==> 06-02: inputs <==
// alu
module alu(input read,write,dig1,dig2,dig3,dig4,rst,clk,rev,exec,sign, output o1,o2,o3,o4, output [0:6] bcd);
localparam RESET=4'd0;
localparam IDLE=4'd1;
localparam ADDRESS=4'd2;
localparam DISPLAY=4'd3;
localparam WRITE=4'd4;
localparam EXECUTE=4'd5;
localparam DEBOUNCER_CONSTANT=32'b0111_1111_1111_1111_1111_1111_1111_1111;
localparam DEBOUNCER_CLOCK=10;
localparam OPERATOR=4'd1;
localparam OPERAND1=4'd2;
localparam OPERAND2=4'd3;
localparam ADD=4'd0;
localparam SUB=4'd1;
localparam MUL=4'd2;
localparam DIV=4'd3;
reg [3:0] state, location_state;  
reg [3:0] location_state_q;
reg [3:0] di1,di2,di3,di4,di5,add1,add2,add4;  
reg [3:0] di1_q,di2_q,di3_q,di4_q,di5_q,add1_q,add2_q,add4_q;
reg [6:0] b1,b2,b3,b4;  
reg [6:0] b1_q,b2_q,b3_q,b4_q;
reg [63:0] main_count; 
reg [63:0] main_count_q;
reg [31:0] debouncer4,debouncer3,debouncer2,debouncer1;  
reg [31:0] debouncer4_q,debouncer3_q,debouncer2_q,debouncer1_q;
reg [7:0] value, address;  
reg [7:0] value_q, address_q;
reg [31:0] temp_register;  
reg [31:0] temp_register_q;
reg mem_we;  
reg [31:0] mem_wdata;  
reg [31:0] memory[0:31];  
reg [7:0] temp_value,temp_display1,temp_display2;  
reg idle,address_read,mul_en;  
reg address_read_q,mul_en_q;
reg sign_1, sign_2; 
reg sign_1_q, sign_2_q;
wire temp_c_sub,temp_c_add;  
wire [7:0] add_output,sub_output;  
wire [15:0] mul_output, div_output;
function [6:0] bcd_number;  
	input reg [3:0] d;
	case (d)
		4'd0:bcd_number=7'b0000001;
		4'd1:bcd_number=7'b1001111;
		4'd2:bcd_number=7'b0010010;
		4'd3:bcd_number=7'b0000110;
		4'd4:bcd_number=7'b1001100;
		4'd5:bcd_number=7'b0100100;
		4'd6:bcd_number=7'b0100000;
		4'd7:bcd_number=7'b0001111;
		4'd8:bcd_number=7'b0000000;
		4'd9:bcd_number=7'b0001100;
		4'd10:bcd_number=7'b0001000;
		4'd11:bcd_number=7'b1100000;
		4'd12:bcd_number=7'b0110001;
		4'd13:bcd_number=7'b1000010;
		4'd14:bcd_number=7'b0110000;
		4'd15:bcd_number=7'b0111000;
		default:bcd_number=7'b1111111;
	endcase
endfunction
function [6:0] bcd_operator;  
	input reg [3:0] d;
	case (d)
  ...
clock: 10.1 ns
lec_check: 0
cap_margin: 20
cell_pad_in_sites_detail_placement: 1
core_margin: 2
core_utilization: 28
cts_cluster_size: 21
place_density_lb_addon: 0.02
setup_slack_margin: 0.22
slew_margin: 0
run.sh (not shown) runs the stock make flow with config.mk's settings and CLKGATE_MAP_FILE=.
==> inputs of 03-09, as changes to 06-02 <==
ABC_AREA = 0   (was unset)
CELL_PAD_IN_SITES_DETAIL_PLACEMENT = unset   (was 1)
CORE_UTILIZATION = 72   (was 28)
CTS_CLUSTER_SIZE = 13   (was 21)
MAX_ROUTING_LAYER = met4   (was unset)
PLACE_DENSITY_LB_ADDON = 0.03   (was 0.02)
SETUP_SLACK_MARGIN = 1.34   (was 0.22)
SLEW_MARGIN = 20   (was 0)
==> flow/constraint.sdc (replaced) <==
create_clock -name core_clock -period 4.6 [get_ports {clk}]
set_input_delay 0.9200 -clock core_clock [delete_from_list [all_inputs] [get_ports {clk}]]
set_output_delay 0.9200 -clock core_clock [all_outputs]
set_load 0.01 [all_outputs]
==> flow_summary.json <==
{
  "status": "did not finish",
  "failed_stage": "5_1_grt",
  "error": "[ERROR GRT-0116] Global routing finished with congestion. Check the congestion regions in the DRC Viewer.",
  "die_w_um": 267,
  "cts_setup_buffers": 96,
  "placedCellCount": 4992,
  "rows": 96,
  "fp_util_pct": 72.5,
  "grt_use_met1_pct": 80.4,
  "die_h_um": 267,
  "place_area_um2": 55500,
  "numCtsBuffers": 98,
  "coreArea_um2": 68500,
  "grt.overflow.total": 171,
  "gp_congestion": 0.984,
  "ctsResizeCount": 342,
  "pre_cts_ws_ps": -1960
}
(the above is from 03-09)
==> flow_summary.json <==
{
  "cts_setup_buffers": 0,
  "syn_area_per_cell_um2": 13.2,
  "placedCellCount": 6027,
  "gp_congestion": 0.830,
  "die_w_um": 425,
  "finalNetCount": 3999,
  "grt_use_met1_pct": 24.9,
  "pre_cts_ws_ps": 1990,
  "coreArea_um2": 176000,
  "nWellTaps": 2340,
  "status": "timing/DRC/antenna clean",
  "ctsResizeCount": 0,
  "place_area_um2": 52900,
  "grt.overflow.total": 0,
  "grt_pass1_wl_mm": 236,
  "rows": 154,
  "numCtsBuffers": 121
}
(the above is from 06-02)

* * *

==> 11-01: inputs <==
Starting RTL as in the previous note.
## alu
module alu(input read,write,dig1,dig2,dig3,dig4,rst,clk,rev,exec,sign, output o1,o2,o3,o4, output [0:6] bcd);
localparam RESET=4'd0;
localparam IDLE=4'd1;
localparam ADDRESS=4'd2;
localparam DISPLAY=4'd3;
localparam WRITE=4'd4;
localparam EXECUTE=4'd5;
localparam DEBOUNCER_CONSTANT=32'b0111_1111_1111_1111_1111_1111_1111_1111;
localparam DEBOUNCER_CLOCK=10;
localparam OPERATOR=4'd1;
localparam OPERAND1=4'd2;
localparam OPERAND2=4'd3;
localparam ADD=4'd0;
localparam SUB=4'd1;
localparam MUL=4'd2;
localparam DIV=4'd3;
reg [3:0] state, location_state;  
reg [3:0] location_state_q;
reg [3:0] di1,di2,di3,di4,di5,add1,add2,add4;  
reg [3:0] di1_q,di2_q,di3_q,di4_q,di5_q,add1_q,add2_q,add4_q;
reg [6:0] b1,b2,b3,b4;  
reg [6:0] b1_q,b2_q,b3_q,b4_q;
reg [63:0] main_count; 
reg [63:0] main_count_q;
reg [31:0] debouncer4,debouncer3,debouncer2,debouncer1;  
reg [31:0] debouncer4_q,debouncer3_q,debouncer2_q,debouncer1_q;
reg [7:0] value, address;  
reg [7:0] value_q, address_q;
  ...
clock: 5.62 ns
lec_check: 0
abc_area: 1
cap_margin: 20
core_margin: 2
core_utilization: 72
cts_cluster_size: 72
hold_slack_margin: 0.29
place_density_lb_addon: 0.06
setup_slack_margin: 1.64
slew_margin: 20
==> 03-21 (differences from 11-01) <==
==> flow/config.mk (replaced) <==
export PLATFORM = sky130hd
export DESIGN_NAME = alu
export DESIGN_NICKNAME = alu
export VERILOG_FILES = /design/flow/design.v
export SDC_FILE = /design/flow/constraint.sdc
export NUM_CORES = 4
export LEC_CHECK = 0
export CAP_MARGIN = 20
export CORE_MARGIN = 2
export CORE_UTILIZATION = 35
export SLEW_MARGIN = 20
==> flow/constraint.sdc (replaced) <==
create_clock -name core_clock -period 10.5 [get_ports {clk}]
set_input_delay 2.1000 -clock core_clock [delete_from_list [all_inputs] [get_ports {clk}]]
set_output_delay 2.1000 -clock core_clock [all_outputs]
set_load 0.01 [all_outputs]
==> qor summary <==
quantity	11-01	03-21
Fraction of area in registers	0.503	0.524
WHS	0.436 ns	0.428 ns
Sequential area share after synthesis	0.578	0.586
Via count	40900	31600
# Cells Yosys	5261	3756
Static leakage	21.1 nW	17.0 nW
Met2 Wirelength	67500 microns	54900 microns
Layout net count	5572	3943
Worst Max-Slew Pin Slew	1.03 ns	1.10 ns
Critical path's largest stage delay	0.38 ns	0.47 ns
Number of placed cells counting well taps	6138	5548
Ratio of final minimum period to clock period	1.12	0.762
Clock network contribution to total cell area	0.0578	0.0602
Post-Place Worst Slack	-0.793 ns	2.46 ns
Status	failed layout checks	timing/DRC/antenna clean
Layout check failures	setup timing	-
Cell Pwr Density	353 nW/um^2	179 nW/um^2
Mapped Cells	5261	3756
Combined global-route utilization of all metal layers	0.382	0.168
Distinct cell type count of the synthesized netlist	57	95
Met3 routing resource usage after global routing	0.0757	0.0336
Power figures rest on the tool's default switching activity, not on a simulated workload.
